// axis_uart_v1_0
module axis_uart_v1_0 #(
	parameter integer BAUD_PRESCALER = 10,	 
	parameter integer PARITY = 0, 			 
	parameter integer BYTE_SIZE = 8, 		 
	parameter integer STOP_BITS = 0, 		 
	parameter integer FIFO_DEPTH = 16,		 
	parameter integer FLOW_CONTROL = 1,		 
	parameter integer DYNAMIC_CONFIG = 1	 
)
(
	input wire aclk,
	input wire aresetn,
	input wire [23:0]s_axis_config_tdata,	 
	input wire s_axis_config_tvalid,
	output wire s_axis_config_tready,
	input wire [15:0]s_axis_tdata,
	input wire s_axis_tvalid,
	output wire s_axis_tready,
	output wire [15:0]m_axis_tdata,
	output wire m_axis_tuser,				 
	output wire m_axis_tvalid,
	input wire m_axis_tready,
	output wire tx,
	input wire rx,
	output wire rts,						 
	input wire cts							 
);
Size: about 750 flip-flops.
clock: 5.79 ns
lec_check: 0
cap_margin: 20
core_margin: 2
core_utilization: 41
slew_margin: 20
run.sh (not shown) runs the stock make flow with config.mk's settings and CLKGATE_MAP_FILE=.
The baseline finished with timing, DRC and antenna clean.
Rerun with:
- CORE_UTILIZATION: 41 -> 40
- clock period: 5.79 -> 9.21 ns (I/O delays scaled with it)
What happened: The new run produced a clean layout. Cell area went up by 0.56%. Wire length came out higher by 1.9%. Sequential share of layout area drops by 0.27 points. Worst setup slack improves by 2.4 ns. Cell count goes up by 0.39%. Hold slack stays flat. Total power decreases by 36%. Utilization went down by 0.74 points. Die size is higher by 2.5%. Synthesized cell count does not change.
Rerun with:
- CORE_UTILIZATION: 40 -> 63
- MAX_ROUTING_LAYER: unset -> met4
- clock period: 9.21 -> 8.0 ns (I/O delays scaled with it)
Outcome:
- power climbs by 10%
- cell area drops by 2.1%
- wire length drops by 4.1%
- hold slack loses 0.014 ns
Rerun with:
- CORE_UTILIZATION: 63 -> 40
- MAX_ROUTING_LAYER: met4 -> unset
Outcome: The new run finished clean. Cell area rises by about 2%. Routed wire length increases by about 4.6%. Sequential cell count stays the same. Synthesized area is unchanged. Worst setup slack got worse by 0.22 ns. Utilization came out lower by 25 points. Clock power came out higher by 9.4%. Final cell count grows by 11%. Fmax went down by 3.8%. Non-clock buffer count decreases by 5.

* * *

Setup of v28:
axis_uart_v1_0 again, from the RTL that the note above started with.
==> flow/design.v (excerpt) <==
module axis_uart_v1_0 #(
	parameter integer BAUD_PRESCALER = 10,	 
	parameter integer PARITY = 0, 			 
	parameter integer BYTE_SIZE = 8, 		 
	parameter integer STOP_BITS = 0, 		 
	parameter integer FIFO_DEPTH = 16,		 
	parameter integer FLOW_CONTROL = 1,		 
	parameter integer DYNAMIC_CONFIG = 1	 
)
(
	input wire aclk,
	input wire aresetn,
	input wire [23:0]s_axis_config_tdata,	 
	input wire s_axis_config_tvalid,
	output wire s_axis_config_tready,
	input wire [15:0]s_axis_tdata,
	input wire s_axis_tvalid,
	output wire s_axis_tready,
	output wire [15:0]m_axis_tdata,
	output wire m_axis_tuser,				 
	output wire m_axis_tvalid,
	input wire m_axis_tready,
	output wire tx,
	input wire rx,
	output wire rts,						 
	input wire cts							 
);
export LEC_CHECK = 0
export ABC_AREA = 0
export CAP_MARGIN = 15
export CELL_PAD_IN_SITES_GLOBAL_PLACEMENT = 3
export CORE_MARGIN = 8
export CORE_UTILIZATION = 46
export CTS_CLUSTER_DIAMETER = 351
export GPL_ROUTABILITY_DRIVEN = 1
export GPL_TIMING_DRIVEN = 0
export HOLD_SLACK_MARGIN = 0.26
export MIN_ROUTING_LAYER = met2
export PLACE_DENSITY_LB_ADDON = 0.16
export SETUP_SLACK_MARGIN = 0.33
export SLEW_MARGIN = 40
export TNS_END_PERCENT = 90
create_clock -name core_clock -period 4.65 [get_ports {aclk}]
The flow did not stop early for v28: all stages ran, and the layout cleared the timing, design-rule and antenna checks.
> inputs changed (v28 -> v53)
Settings: SLEW_MARGIN now 20, was 40; GPL_ROUTABILITY_DRIVEN no longer set, was 1; HOLD_SLACK_MARGIN no longer set, was 0.26; CAP_MARGIN now 20, was 15; GPL_TIMING_DRIVEN no longer set, was 0; CELL_PAD_IN_SITES_GLOBAL_PLACEMENT no longer set, was 3; CORE_UTILIZATION now 64, was 46; CTS_CLUSTER_DIAMETER no longer set, was 351; PLACE_DENSITY_LB_ADDON no longer set, was 0.16; ABC_AREA no longer set, was 0; MIN_ROUTING_LAYER no longer set, was met2; TNS_END_PERCENT no longer set, was 90; CORE_MARGIN now 2, was 8; SETUP_SLACK_MARGIN no longer set, was 0.33; the clock period (ns, I/O delays scaled along) now 4.05, was 4.65.
## What came out
- Diff v53..v28 | hold buffer count at CTS | negligible
- v53: post-route standard cell area excluding fillers is 1600 um^2 lower than what v28 reported.
- Fraction of area in multi-input gates: v53 > v28
- Cmp v53 and v28 / sequential share of cell area / higher: v53
Input-level comparison between v50 and v53:
Settings: PLACE_DENSITY_LB_ADDON: unset -> 0.14; CORE_UTILIZATION: 64 -> 40; MAX_ROUTING_LAYER: unset -> met4; the clock period (ns, I/O delays scaled along): 4.05 -> 8.0.
## What came out
Die area | v50 > v53
Status: number of buffers inserted by hold repair at cts parity (v53, v50)
v50 vs v53: register-to-register slack up
Actual slew at the worst max-slew pin: v50 and v53 compared, lower one is v53
In the metrics for v50 and v53, the one carrying the lower total power after layout is v50.
Delta (v50 minus v53): wire length of the first global-routing pass now sits higher, count of non-CTS buffers in the layout now sits lower, final net count now sits lower, number of diodes added for antenna fixing now sits at about the same level.
When the final numbers for v50 and v53 were put side by side, the part of the total power dissipated in combinational logic turned out to be greater in v53.
#### Input delta (v47 over v50)
Settings: clearing PLACE_DENSITY_LB_ADDON, which used to be 0.14; putting SETUP_SLACK_MARGIN at 1.56 where nothing was set; swapping 40 for 66 in CORE_UTILIZATION; swapping 8.0 for 6.48 in the clock period (ns, I/O delays scaled along).
==> results <==
Global-route usage: lower on v50. Compared with v50, in v47 fraction of area in multi-input gates increased 0.51 points; final routed wirelength across all metal layers -5.5 mm; data-path buffer share of cell area in the final layout went up 0.27 points.

* * *

Setup of build 64:
Starting RTL as in the previous note.
==> flow/config.mk <==
export PLATFORM = sky130hd
export DESIGN_NAME = axis_uart_v1_0
export DESIGN_NICKNAME = axis_uart_v1_0
export VERILOG_FILES = /design/flow/design.v
export SDC_FILE = /design/flow/constraint.sdc
export NUM_CORES = 4
export LEC_CHECK = 0
export CAP_MARGIN = 40
export CORE_MARGIN = 2
export CORE_UTILIZATION = 72
export CTS_CLUSTER_DIAMETER = 200
export GPL_ROUTABILITY_DRIVEN = 0
export SETUP_SLACK_MARGIN = 0.33
export SLEW_MARGIN = 40
==> flow/constraint.sdc <==
create_clock -name core_clock -period 3.26 [get_ports {aclk}]
set_input_delay 0.6520 -clock core_clock [delete_from_list [all_inputs] [get_ports {aclk}]]
set_output_delay 0.6520 -clock core_clock [all_outputs]
set_load 0.01 [all_outputs]
Build 64: all stages done; final checks FAILED (setup timing).
### build 64 -> build 45
Settings: changing CORE_UTILIZATION from 72 to 50; removing CTS_CLUSTER_DIAMETER (formerly 200); changing SETUP_SLACK_MARGIN from 0.33 to 1.51; changing CAP_MARGIN from 40 to 20; changing SLEW_MARGIN from 40 to 20; removing GPL_ROUTABILITY_DRIVEN (formerly 0); changing the clock period (ns, I/O delays scaled along) from 3.26 to 8.0.
Summary of build 45 over build 64: pin count of the biggest net entering global routing saw a decrease, horizontal die size saw an increase.
Compared with build 64, build 45 improves routed wire length.
On build 45: number of rows in the core area is about 20% higher than what build 64 gave.
Build 45: fraction of power consumed by sequential logic is 2.8 points higher than what build 64 reported.
Setup slack: build 45 more than build 64
Total iterations of the first detailed-routing run came out lower on build 45 than on build 64.
In terms of area after synthesis, build 45 and build 64 differ only marginally.
Looking at tally of clock buffers in the finished layout, build 45 sits about 18% higher than build 64 does.
Highest cell delay on the worst timing path, build 64 and build 45: higher on build 45
Build 45: PASS, flow complete, no timing, DRC or antenna violations
In build 45 the number of DRC markers in iteration 0 turned out 1192 lower than in build 64.
The inputs of build 23 differ from those of build 45 as listed below.
Settings: setting CTS_CLUSTER_DIAMETER to 331 for the first time; removing SETUP_SLACK_MARGIN (formerly 1.51); changing CORE_UTILIZATION from 50 to 67; setting CTS_CLUSTER_SIZE to 33 for the first time; changing the clock period (ns, I/O delays scaled along) from 8.0 to 6.48.
### Flow results
Any difference in routing usage on met3 between build 45 and build 23 is small enough to ignore. The run showing the greater total routed wirelength is build 45. In build 23, wire length of the first global-routing pass is lower than in build 45. Portion of the layout cell area used by clock cells: build 23 vs build 45 down 4.5 points. Build 23 ends up with higher portion of total power attributed to combinational logic than build 45 does. The run showing the smaller overall die width is build 23. Sort build 45 and build 23 by initial core utilization, descending, and build 23 comes first. Between build 23 and build 45, it is build 23 whose area used by multi-input combinational logic is lower, by 44 um2.

* * *

axis_uart_v1_0 again, from the RTL that the note above started with.
export LEC_CHECK = 0
export ABC_AREA = 0
export CAP_MARGIN = 15
export CELL_PAD_IN_SITES_GLOBAL_PLACEMENT = 3
export CORE_MARGIN = 8
export CORE_UTILIZATION = 46
export CTS_CLUSTER_DIAMETER = 351
export GPL_ROUTABILITY_DRIVEN = 1
export GPL_TIMING_DRIVEN = 0
export HOLD_SLACK_MARGIN = 0.26
export MIN_ROUTING_LAYER = met2
export PLACE_DENSITY_LB_ADDON = 0.16
export SETUP_SLACK_MARGIN = 0.33
export SLEW_MARGIN = 20
export TNS_END_PERCENT = 90
create_clock -name core_clock -period 4.65 [get_ports {aclk}]
Then changed:
- ABC_AREA: 0 -> default
- CAP_MARGIN: 15 -> 20
- CELL_PAD_IN_SITES_GLOBAL_PLACEMENT: 3 -> default
- CORE_MARGIN: 8 -> 2
- CORE_UTILIZATION: 46 -> 40
- CTS_CLUSTER_DIAMETER: 351 -> default
- GPL_ROUTABILITY_DRIVEN: 1 -> default
- GPL_TIMING_DRIVEN: 0 -> default
- HOLD_SLACK_MARGIN: 0.26 -> default
- MIN_ROUTING_LAYER: met2 -> default
- PLACE_DENSITY_LB_ADDON: 0.16 -> default
- SETUP_SLACK_MARGIN: 0.33 -> default
- TNS_END_PERCENT: 90 -> default
- clock period: 4.65 -> 5.79 ns (I/O delays scaled with it)
Result:
- The new run finished with timing, DRC and antenna clean
- cell count is lower by 1.7%
- routed wire length is lower by 9.7%
- sequential power is lower by 17%
Then changed:
- CORE_UTILIZATION: 40 -> 72
- PLACE_DENSITY_LB_ADDON: default -> 0.01
- SETUP_SLACK_MARGIN: default -> 0.93
- clock period: 5.79 -> 3.27 ns (I/O delays scaled with it)
=>
- The new run finished but fails on setup timing
- wire length is higher by 42%
- core utilization grows by 45 points
- die area decreases by 44%
- hold slack degrades by 0.032 ns
- final area climbs by 11%
- clock-buffer cell count stays the same
- register-to-register slack got worse by 1.8 ns
Then changed:
- CORE_UTILIZATION: 72 -> 64
- PLACE_DENSITY_LB_ADDON: 0.01 -> default
- SETUP_SLACK_MARGIN: 0.93 -> default
- clock period: 3.27 -> 6.48 ns (I/O delays scaled with it)
Outcome:
- This time the run completed with no timing, DRC or antenna violations
- synthesized cell count stays the same
- wire length falls by a quarter to a third
- first-iteration DRC count falls by well over a third
- via count falls by about a fifth
Power figures rest on the tool's default switching activity, not on a simulated workload.
